Design ahb_lite_fir_filter, start of the top module:
module ahb_lite_fir_filter(
    input clk,
          n_rst,
    input logic hsel,
    input logic [3:0] haddr,
    input logic hsize,
    input logic [1:0] htrans,
    input logic hwrite,
    input logic [15:0] hwdata,
    output logic [15:0] hrdata,
    output logic hresp
);
logic [15:0] fir_out, sample_data, fir_coefficient;
logic [1:0] coefficient_num;
logic processed, err, modwait, data_ready, new_coefficient_set, load_coeff, clear_new_coefficient;
ahb_lite_slave AHB (.clk(clk), 
                    .n_rst(n_rst),
                    .fir_out(fir_out),
                    .modwait(modwait),
                    .err(err),
                    .sample_data(sample_data),
                    .data_ready(data_ready),
                    .fir_coefficient(fir_coefficient),
                    .new_coefficient_set(new_coefficient_set),
                    .coefficient_num(coefficient_num),
                    .clear_new_coefficient(clear_new_coefficient),
                    .hsel(hsel),
                    .htrans(htrans),
                    .haddr(haddr),
                    .hsize(hsize),
                    .hwrite(hwrite),
                    .hwdata(hwdata),
                    .hrdata(hrdata),
  ...
For scale: ~3500 cells after synthesis, about 44 I/O pins.
clock: 11.9 ns
lec_check: 0
cap_margin: 15
cell_pad_in_sites_detail_placement: 0
cell_pad_in_sites_global_placement: 1
core_margin: 4
core_utilization: 37
cts_cluster_size: 60
gpl_routability_driven: 1
gpl_timing_driven: 1
max_routing_layer: met4
place_density_lb_addon: 0.18
setup_slack_margin: 1.45
slew_margin: 15
run.sh (not shown) runs the stock make flow with config.mk's settings and CLKGATE_MAP_FILE=.
The baseline produced a clean layout.
Next try:
Settings changed: CAP_MARGIN 15 to 20, CELL_PAD_IN_SITES_DETAIL_PLACEMENT 0 to not set, CELL_PAD_IN_SITES_GLOBAL_PLACEMENT 1 to not set, CORE_MARGIN 4 to 2, CORE_UTILIZATION 37 to 72, CTS_CLUSTER_DIAMETER set to 391, CTS_CLUSTER_SIZE 60 to 98, GPL_ROUTABILITY_DRIVEN 1 to not set, GPL_TIMING_DRIVEN 1 to not set, MAX_ROUTING_LAYER met4 to not set, PLACE_DENSITY_LB_ADDON 0.18 to not set, SETUP_SLACK_MARGIN 1.45 to not set, SLEW_MARGIN 15 to 20.
Clock period 11.9 ns to 4.86 ns, I/O delays scaled along.
Effect:
- Now the flow ended with an error in global routing
- area after synthesis does not change
- die size drops by 49%
- synthesized cell count does not change

---

== build 48 ==
ahb_lite_fir_filter again, from the RTL that the note above started with.
## ahb_lite_fir_filter
module ahb_lite_fir_filter(
    input clk,
          n_rst,
    input logic hsel,
    input logic [3:0] haddr,
    input logic hsize,
    input logic [1:0] htrans,
    input logic hwrite,
    input logic [15:0] hwdata,
    output logic [15:0] hrdata,
    output logic hresp
);
logic [15:0] fir_out, sample_data, fir_coefficient;
logic [1:0] coefficient_num;
logic processed, err, modwait, data_ready, new_coefficient_set, load_coeff, clear_new_coefficient;
ahb_lite_slave AHB (.clk(clk), 
                    .n_rst(n_rst),
                    .fir_out(fir_out),
                    .modwait(modwait),
                    .err(err),
                    .sample_data(sample_data),
                    .data_ready(data_ready),
                    .fir_coefficient(fir_coefficient),
                    .new_coefficient_set(new_coefficient_set),
                    .coefficient_num(coefficient_num),
                    .clear_new_coefficient(clear_new_coefficient),
                    .hsel(hsel),
                    .htrans(htrans),
                    .haddr(haddr),
                    .hsize(hsize),
                    .hwrite(hwrite),
                    .hwdata(hwdata),
                    .hrdata(hrdata),
                    .hresp(hresp),
                    .processed(processed));
coefficient_loader CFL  (.clk(clk),
                        .n_reset(n_rst),
                        .new_coefficient_set(new_coefficient_set),
                        .modwait(modwait),
                        .load_coeff(load_coeff),
                        .coefficient_num(coefficient_num),
                        .clear_new_coefficient(clear_new_coefficient));
fir_filter FF      (.clk(clk),
                  .n_reset(n_rst),
                  .sample_data(sample_data),
                  .fir_coefficient(fir_coefficient),
                  .load_coeff(load_coeff),
                  .data_ready(data_ready),
                  .one_k_samples(),
                  .modwait(modwait),
  ...
clock: 11.9 ns
lec_check: 0
cap_margin: 15
cell_pad_in_sites_detail_placement: 0
cell_pad_in_sites_global_placement: 0
core_margin: 4
core_utilization: 37
gpl_routability_driven: 0
gpl_timing_driven: 0
max_routing_layer: met4
place_density_lb_addon: 0.18
setup_slack_margin: 3.35
slew_margin: 35
Build 48 | stages: all done | timing, DRC, antenna: all pass
Changes in build 26 relative to build 48:
Settings: CAP_MARGIN now 20, was 15; CORE_MARGIN now 2, was 4; GPL_ROUTABILITY_DRIVEN now 1, was 0; CELL_PAD_IN_SITES_DETAIL_PLACEMENT no longer set, was 0; PLACE_DENSITY_LB_ADDON now 0.01, was 0.18; CORE_UTILIZATION now 72, was 37; GPL_TIMING_DRIVEN now 1, was 0; SETUP_SLACK_MARGIN now 0.1, was 3.35; MAX_ROUTING_LAYER now met5, was met4; the clock period (ns, I/O delays scaled along) now 7.62, was 11.9.
==> comparison <==
- The flow ran to completion for all of build 26 and build 48 but build 26, which stopped partway.
- Build 26 did not finish; the tool stopped in global routing with error GRT-0232.
- Going from build 48 to build 26, die area went down, cell area after placement went up, fraction of the core area occupied by cells at floorplan went up.
- Number of setup buffers added after CTS went up by more than a quarter going from build 48 to build 26.
Relative to build 26, the following input files were edited for build 22:
Settings: changing SETUP_SLACK_MARGIN from 0.1 to -0.55; setting CTS_CLUSTER_SIZE to 20 for the first time; setting PLACE_DENSITY to 0.78 for the first time; removing PLACE_DENSITY_LB_ADDON (formerly 0.01).
The flow completed for build 22, but it is not clean: the layout still shows setup timing. Build 26 -> build 22: total of buffers placed on input and output ports delta 0, exact match. Build 22 -> build 26: yosys stat chip area delta 0, exact match. Relative to build 26, post-CTS resize count has decreased by 94% in build 22. Die area: build 22 vs build 26 identical. Count of hold buffers inserted by post-cts repair: build 22 vs build 26 identical. From build 26 to build 22, area fraction in xor and xnor cells did not move at all. Delta (build 22 minus build 26): last weighted congestion value of the routability-driven placer was more or less identical, instance area at placement went down by 0.71%. Diff build 22 and build 26: worst-case setup slack after placement higher in build 22. Per the comparison of build 22 with build 26, half-perimeter wire length of the detailed placement result went down by about 0.8%; post-CTS setup buffer count shows a reduction of 64.
Inputs modified between build 22 and build 82:
Settings: a deleted SETUP_SLACK_MARGIN that had been -0.55; a deleted GPL_TIMING_DRIVEN that had been 1; a deleted CELL_PAD_IN_SITES_GLOBAL_PLACEMENT that had been 0; a deleted PLACE_DENSITY that had been 0.78; a deleted GPL_ROUTABILITY_DRIVEN that had been 1; a deleted CTS_CLUSTER_SIZE that had been 20; a change of SLEW_MARGIN from 35 to 20; a deleted MAX_ROUTING_LAYER that had been met5; a change of CORE_UTILIZATION from 72 to 40; a change of the clock period (ns, I/O delays scaled along) from 7.62 to 10.0.
## What came out
Build 82 did not stop at any stage, and its layout met the timing, design-rule and antenna checks.
Comparing build 22 and build 82, the lower met3 layer usage reported by global route is on build 82.
In the tables for build 22 and build 82, wire length reads higher with build 22.
On build 82: switching share of total power is 1.9 points lower than what build 22 gave.
| worst setup slack for register-to-register paths | build 82 vs build 22 | better |
Measured against each other, build 22 and build 82 differ in via count of the first global-routing pass, the higher figure coming from build 22.
[build 82] met2 usage fell 38 points relative to build 22
Summary: with build 22 as the reference, maximum frequency in build 82 moved down by a little under 10%.
Measured against each other, build 22 and build 82 differ in area share of buffers outside the clock network, the lower figure coming from build 82.
Build 22 ended up with registers as its largest power group; build 82 ended up with clock.
Power figures rest on the tool's default switching activity, not on a simulated workload.
